Design PWU, start of the top module:
module PWU 
( 
   va_rdy_o, pa_o, pa_vld_o, pa_fault_o, pw_c_va_o, pw_c_vld_o,
   l1_va_o, l1_cancel_o, l1_va_vld_o, ch_va_o, ch_va_vld_o,
   clk_i, resetn_i, va_i, va_vld_i, pa_rdy_i, pw_c_pa_i, l1_pa_i,
   l1_pa_vld_i, ch_fault_i
   );
Size in the first run: roughly 1300 cells after synthesis, ~300 flip-flops, roughly 13000 sq um of cells after synthesis.
export LEC_CHECK = 0
export CAP_MARGIN = 20
export CORE_MARGIN = 2
export CORE_UTILIZATION = 58
export SLEW_MARGIN = 20
create_clock -name core_clock -period 1.95 [get_ports {clk_i}]
run.sh (not shown) runs the stock make flow with config.mk's settings and CLKGATE_MAP_FILE=.
The baseline ran to the end with violations: setup timing.
Rerun with:
--- a/flow/config.mk
+++ b/flow/config.mk
@@ -7,5 +7,10 @@
 export LEC_CHECK = 0
 export CAP_MARGIN = 20
-export CORE_MARGIN = 2
-export CORE_UTILIZATION = 58
-export SLEW_MARGIN = 20
+export CORE_ASPECT_RATIO = 0.99
+export CORE_MARGIN = 6
+export CORE_UTILIZATION = 40
+export CTS_CLUSTER_SIZE = 43
+export GPL_ROUTABILITY_DRIVEN = 0
+export HOLD_SLACK_MARGIN = 0.23
+export SETUP_SLACK_MARGIN = 1.2
+export SLEW_MARGIN = 40
==> flow/constraint.sdc (replaced) <==
create_clock -name core_clock -period 4.0 [get_ports {clk_i}]
set_input_delay 0.8000 -clock core_clock [delete_from_list [all_inputs] [get_ports {clk_i}]]
set_output_delay 0.8000 -clock core_clock [all_outputs]
set_load 0.01 [all_outputs]
The changed run ran to the end with no violations.
Cell count rises by 5.0%.
Wire length increases by 1.1%.
Count of clock-buffer cells in the layout grows by 2.
Clock power decreases by 45%.
Rerun with:
==> flow/config.mk (replaced) <==
export PLATFORM = sky130hd
export DESIGN_NAME = PWU
export DESIGN_NICKNAME = PWU
export VERILOG_FILES = /design/flow/design.v
export SDC_FILE = /design/flow/constraint.sdc
export NUM_CORES = 4
export LEC_CHECK = 0
export ABC_AREA = 0
export CAP_MARGIN = 5
export CORE_MARGIN = 2
export CORE_UTILIZATION = 72
export CTS_CLUSTER_DIAMETER = 317
export CTS_CLUSTER_SIZE = 34
export GPL_ROUTABILITY_DRIVEN = 0
export HOLD_SLACK_MARGIN = -0.09
export SETUP_SLACK_MARGIN = 0.61
export SLEW_MARGIN = 20
==> flow/constraint.sdc (replaced) <==
create_clock -name core_clock -period 2.08 [get_ports {clk_i}]
set_input_delay 0.4160 -clock core_clock [delete_from_list [all_inputs] [get_ports {clk_i}]]
set_output_delay 0.4160 -clock core_clock [all_outputs]
set_load 0.01 [all_outputs]
Effect: Now the flow aborted during clock tree synthesis (4_1_cts); synthesized cell count is unchanged; area after synthesis stays the same; die area went down by 48%.

* * *

PWU again, from the RTL that the note above started with.
make LEC_CHECK=0 ABC_AREA=1 CAP_MARGIN=20 CELL_PAD_IN_SITES_GLOBAL_PLACEMENT=3 CORE_MARGIN=10 CORE_UTILIZATION=71 GPL_ROUTABILITY_DRIVEN=0 GPL_TIMING_DRIVEN=0 HOLD_SLACK_MARGIN=0.24 PLACE_DENSITY_LB_ADDON=0.22 SLEW_MARGIN=20 TNS_END_PERCENT=80 finish   # period 4.0 ns
The starting point failed in global placement without I/O (3_1_place_gp_skip_io).
==> next run, changes <==
CELL_PAD_IN_SITES_DETAIL_PLACEMENT = 2   (was default)
CORE_UTILIZATION = 28   (was 71)
CTS_CLUSTER_DIAMETER = 274   (was default)
GPL_ROUTABILITY_DRIVEN = 1   (was 0)
MIN_ROUTING_LAYER = met2   (was default)
TNS_END_PERCENT = 35   (was 80)
clock period = 5.0 ns   (was 4.0 ns; I/O delays follow)
After rerunning: The new run completed with no timing, DRC or antenna violations; synthesized area does not change; die area came out higher by 130%; synthesized cell count is unchanged.
==> next run, changes <==
CAP_MARGIN = 15   (was 20)
CELL_PAD_IN_SITES_DETAIL_PLACEMENT = default   (was 2)
CELL_PAD_IN_SITES_GLOBAL_PLACEMENT = default   (was 3)
CORE_MARGIN = 2   (was 10)
CORE_UTILIZATION = 69   (was 28)
CTS_CLUSTER_DIAMETER = default   (was 274)
CTS_CLUSTER_SIZE = 20   (was default)
GPL_ROUTABILITY_DRIVEN = default   (was 1)
GPL_TIMING_DRIVEN = default   (was 0)
HOLD_SLACK_MARGIN = -0.1   (was 0.24)
MIN_ROUTING_LAYER = default   (was met2)
PLACE_DENSITY_LB_ADDON = default   (was 0.22)
TNS_END_PERCENT = default   (was 35)
clock period = 1.92 ns   (was 5.0 ns; I/O delays follow)
Result: The new run stopped in global routing (5_1_grt) with ODB-0269; synthesized area does not change; synthesized cell count stays the same; die area shrinks by about 64%.
==> next run, changes <==
ABC_AREA = default   (was 1)
CAP_MARGIN = 20   (was 15)
CORE_UTILIZATION = 66   (was 69)
CTS_CLUSTER_SIZE = default   (was 20)
HOLD_SLACK_MARGIN = default   (was -0.1)
clock period = 2.88 ns   (was 1.92 ns; I/O delays follow)
After rerunning: This time the run finished with timing, DRC and antenna clean. Synthesized area goes down by 0.95%. Synthesized cell count goes down by 27%. Die size goes up by 3.5%.
==> next run, changes <==
CORE_UTILIZATION = 72   (was 66)
CTS_CLUSTER_DIAMETER = 188   (was default)
CTS_CLUSTER_SIZE = 26   (was default)
HOLD_SLACK_MARGIN = -0.09   (was default)
MAX_ROUTING_LAYER = met4   (was default)
PLACE_DENSITY_LB_ADDON = 0.2   (was default)
SETUP_SLACK_MARGIN = 1.04   (was default)
SLEW_MARGIN = 35   (was 20)
clock period = 3.49 ns   (was 2.88 ns; I/O delays follow)
Sequential share of layout area increases by 0.53 points.
Total power decreases by 29%.
Cell area decreases by 1.2%.

* * *

The RTL this note starts from:
==> flow/design.v <==
module walker( 
   va_rdy_o, pa_o, pa_vld_o, pa_fault_o, pw_c_va_o, pw_c_vld_o,
   l1_va_o, l1_cancel_o, l1_va_vld_o, ch_va_o, ch_va_vld_o, stall_o,
   clk_i, resetn_i, va_i, va_vld_i, pw_c_pa_i, l1_pa_i, l1_pa_vld_i,
   ch_fault_i, stall_i
   );
   input logic clk_i;   
   input logic resetn_i;
   input logic [31:0] va_i;
   input logic        va_vld_i;
   output logic       va_rdy_o;
   output logic[27:0] pa_o;
   output logic       pa_vld_o;
   output logic       pa_fault_o;
   output logic [31:0] pw_c_va_o;
   output logic        pw_c_vld_o;
   input logic [15:0]  pw_c_pa_i;
   output logic[27:0] l1_va_o;
   output logic       l1_cancel_o;
   output logic       l1_va_vld_o;
   input logic [31:0] l1_pa_i;
   input logic        l1_pa_vld_i;
   output logic[27:0] ch_va_o;
   output logic       ch_va_vld_o;
   input logic        ch_fault_i;
   output logic       stall_o;
   input logic        stall_i;
   logic [31:0] va_reg;
   logic [3:0]  pw00_03_va_vld_reg;
   logic        ld05_va_vld_reg;
   logic        cancel_fault_reg;
   logic [27:0] ld_va_reg;
   logic        va_rdy_reg;
   assign pw_c_va_o = va_reg;
   assign pw_c_vld_o = pw00_03_va_vld_reg[0];
   always_ff@(posedge clk_i)
   begin
      if (!resetn_i)
      begin
	 va_reg <= 32'h0;
	 pw00_03_va_vld_reg <= 4'h0;
	 ld_va_reg <= 28'h0;
      end
      else
      begin
	 if (!stall_o && !stall_i)
	 begin
	    if (va_vld_i && va_rdy_o) 
	    begin
	       va_reg <= va_i;
	    end
	    pw00_03_va_vld_reg[3:0] <= {pw00_03_va_vld_reg[2:0], va_vld_i && va_rdy_o};
	    ld_va_reg <= {pw_c_pa_i, va_reg[11:0]};	    
	 end
      end
   end
   assign va_rdy_o = va_rdy_reg || (pw00_03_va_vld_reg[3] && !stall_o && !stall_i);
   always @(posedge clk_i)
   begin
      if (!resetn_i)		 
	va_rdy_reg <= 1'b1;
      else
	begin	    
	   if (va_vld_i && (va_rdy_reg || va_rdy_o)) 
	     va_rdy_reg <= 1'b0;
	   else if (!va_rdy_reg && va_rdy_o)
	     va_rdy_reg <= 1'b1;
	end
   end
   assign l1_va_o     = ld_va_reg;
   assign l1_va_vld_o = pw00_03_va_vld_reg[2] && !stall_i;
   assign ch_va_o = ld_va_reg;
   assign ch_va_vld_o = pw00_03_va_vld_reg[2] && !stall_i;
   assign l1_cancel_o = ch_fault_i && !cancel_fault_reg && pw00_03_va_vld_reg[3];
   always@(posedge clk_i)
   begin
      if (!resetn_i)
      begin
	 cancel_fault_reg <= 1'b0;	 
	 ld05_va_vld_reg <= 1'b0;
      end
      else
      begin
	 if (!stall_o && !stall_i) 
	 begin	 
	    ld05_va_vld_reg <= pw00_03_va_vld_reg[3];
	 end
	 if (pw00_03_va_vld_reg[3])
	   cancel_fault_reg <= l1_cancel_o;
	 else if (cancel_fault_reg && l1_pa_vld_i && !stall_i)
	   cancel_fault_reg <= 1'b0;
      end
   end
   assign stall_o = !ch_fault_i && !l1_pa_vld_i && pw00_03_va_vld_reg[3]; 
   assign pa_o = {va_reg[31:16],l1_pa_i[11:0]};
   assign pa_vld_o = (l1_pa_vld_i || cancel_fault_reg) && pw00_03_va_vld_reg[3];
   assign pa_fault_o = cancel_fault_reg;
endmodule
module PWU 
( 
   va_rdy_o, pa_o, pa_vld_o, pa_fault_o, pw_c_va_o, pw_c_vld_o,
   l1_va_o, l1_cancel_o, l1_va_vld_o, ch_va_o, ch_va_vld_o,
   clk_i, resetn_i, va_i, va_vld_i, pa_rdy_i, pw_c_pa_i, l1_pa_i,
   l1_pa_vld_i, ch_fault_i
   );
   input logic clk_i;   
   input logic resetn_i;
   input logic [31:0] va_i;
   input logic        va_vld_i;
   output logic       va_rdy_o;
   output logic[27:0] pa_o;
   output logic       pa_vld_o;
   output logic       pa_fault_o;
   input logic        pa_rdy_i;
   output logic [31:0] pw_c_va_o;
   output logic        pw_c_vld_o;
   input logic [15:0]  pw_c_pa_i;
   output logic[27:0] l1_va_o;
   output logic       l1_cancel_o;
   output logic       l1_va_vld_o;
   input logic [31:0] l1_pa_i;
   input logic        l1_pa_vld_i;
   output logic[27:0] ch_va_o;
   output logic       ch_va_vld_o;
   input logic        ch_fault_i;
   logic [1:0]      walk_sel_reg;
   logic [3:0][1:0] walk_sel_pw00_03_reg;
   logic walkers_ready_s;
   logic walkers_stall_s;
   logic [3:0]       va_rdy_s;
   logic [3:0][27:0] pa_s;
   logic [3:0]       pa_vld_s;
   logic [3:0]       pa_fault_s;
   logic [3:0][31:0] pw_c_va_s;
   logic [3:0]       pw_c_vld_s;
   logic [3:0][27:0] l1_va_s;
   logic [3:0]       l1_cancel_s;
   logic [3:0]       l1_va_vld_s;
   logic [3:0][27:0] ch_va_s;
   logic [3:0]       ch_va_vld_s;
   logic [3:0]       stall_s;
   logic [3:0]       va_vld_s;
   always_ff@(posedge clk_i)
   begin
      if (!resetn_i)
      begin
	walk_sel_reg <= 2'h0;
	 for (int i=0; i<4;i++)
	   walk_sel_pw00_03_reg[i] <= 2'h0;
      end
      else
      begin
	 if (walkers_ready_s && va_vld_i && !walkers_stall_s)
	 begin
	    walk_sel_reg <= walk_sel_reg + 1; 
	 end
	 if (!walkers_stall_s)
	 begin
	    walk_sel_pw00_03_reg <= {walk_sel_pw00_03_reg[2:0], walk_sel_reg}; 
	 end
      end      
   end
   assign walkers_ready_s = va_rdy_s != 0;
   assign va_rdy_o = walkers_ready_s;
   always_comb
   begin
      va_vld_s = 4'h1;
      for (int i=0; i<4; i++)
	if (walk_sel_reg == i[1:0])
	begin
	   va_vld_s[i] = 1'b1;
	end
   end
   assign pw_c_vld_o = pw_c_vld_s[walk_sel_pw00_03_reg[0]];
   assign pw_c_va_o  = pw_c_va_s[walk_sel_pw00_03_reg[0]];
   assign l1_va_o     = l1_va_s[walk_sel_pw00_03_reg[2]];
   assign l1_va_vld_o = l1_va_vld_s[walk_sel_pw00_03_reg[2]];
   assign ch_va_o = ch_va_s[walk_sel_pw00_03_reg[2]];
   assign ch_va_vld_o = ch_va_vld_s[walk_sel_pw00_03_reg[2]];
   assign l1_cancel_o = l1_cancel_s[walk_sel_pw00_03_reg[3]];
   assign walkers_stall_s = stall_s != 0 || (pa_vld_o && !pa_rdy_i);
   generate
      for (genvar i=0; i<4; i++)
      begin
	 walker walker_inst( 
			    .va_rdy_o		(va_rdy_s[i]),	  
			    .pa_o		(pa_s[i]),	  
			    .pa_vld_o		(pa_vld_s[i]),	  
			    .pa_fault_o		(pa_fault_s[i]),  
			    .pw_c_va_o		(pw_c_va_s[i]),	  
			    .pw_c_vld_o		(pw_c_vld_s[i]),  
			    .l1_va_o		(l1_va_s[i]),	  
			    .l1_cancel_o	(l1_cancel_s[i]),  
			    .l1_va_vld_o	(l1_va_vld_s[i]),  
			    .ch_va_o		(ch_va_s[i]),	  
			    .ch_va_vld_o	(ch_va_vld_s[i]),  
			    .stall_o		(stall_s[i]),	  
			    .clk_i		(clk_i),
			    .resetn_i		(resetn_i),
			    .va_i		(va_i[31:0]),
			    .va_vld_i		(va_vld_s[i]),	  
			    .pw_c_pa_i		(pw_c_pa_i[15:0]),
			    .l1_pa_i		(l1_pa_i[31:0]),
			    .l1_pa_vld_i	(l1_pa_vld_i),
			    .ch_fault_i		(ch_fault_i),
			    .stall_i		(walkers_stall_s));  
      end
   endgenerate
   always_ff@(posedge clk_i)
   begin
      if (!resetn_i)
      begin
	 pa_o       <= 28'h0;
	 pa_vld_o   <= 1'b0;
	 pa_fault_o <= 1'b0;
      end
      else
      begin
	 if (pa_rdy_i || (!pa_rdy_i && !pa_vld_o))
	 begin
	    pa_o       <= pa_s[walk_sel_pw00_03_reg[3]];
	    pa_vld_o   <= pa_vld_s[walk_sel_pw00_03_reg[3]];
	    pa_fault_o <= pa_fault_s[walk_sel_pw00_03_reg[3]] || l1_pa_i[31:12] != 0; 
	 end
      end
   end
endmodule
Settings: LEC_CHECK=0, ABC_AREA=0, CAP_MARGIN=5, CORE_MARGIN=2, CORE_UTILIZATION=72, CTS_CLUSTER_DIAMETER=317, CTS_CLUSTER_SIZE=34, GPL_ROUTABILITY_DRIVEN=0, HOLD_SLACK_MARGIN=-0.09, MAX_ROUTING_LAYER=met4, SETUP_SLACK_MARGIN=0.47, SLEW_MARGIN=20; clock period 2.08 ns.
The first run stopped in clock tree synthesis (4_1_cts) (DPL-0033).
Edit:
==> flow/config.mk (replaced) <==
export PLATFORM = sky130hd
export DESIGN_NAME = PWU
export DESIGN_NICKNAME = PWU
export VERILOG_FILES = /design/flow/design.v
export SDC_FILE = /design/flow/constraint.sdc
export NUM_CORES = 4
export LEC_CHECK = 0
export ABC_AREA = 1
export CAP_MARGIN = 20
export CORE_MARGIN = 2
export CORE_UTILIZATION = 40
export GPL_TIMING_DRIVEN = 0
export HOLD_SLACK_MARGIN = 0.24
export SLEW_MARGIN = 20
==> flow/constraint.sdc (replaced) <==
create_clock -name core_clock -period 4.0 [get_ports {clk_i}]
set_input_delay 0.8000 -clock core_clock [delete_from_list [all_inputs] [get_ports {clk_i}]]
set_output_delay 0.8000 -clock core_clock [all_outputs]
set_load 0.01 [all_outputs]
- Now the flow produced a layout that fails on setup timing
- synthesized cell count is higher by well over a third
- synthesized area grows slightly
- die area goes up by well over a third
No activity file was given, so power comes from the tool's default toggle rates.
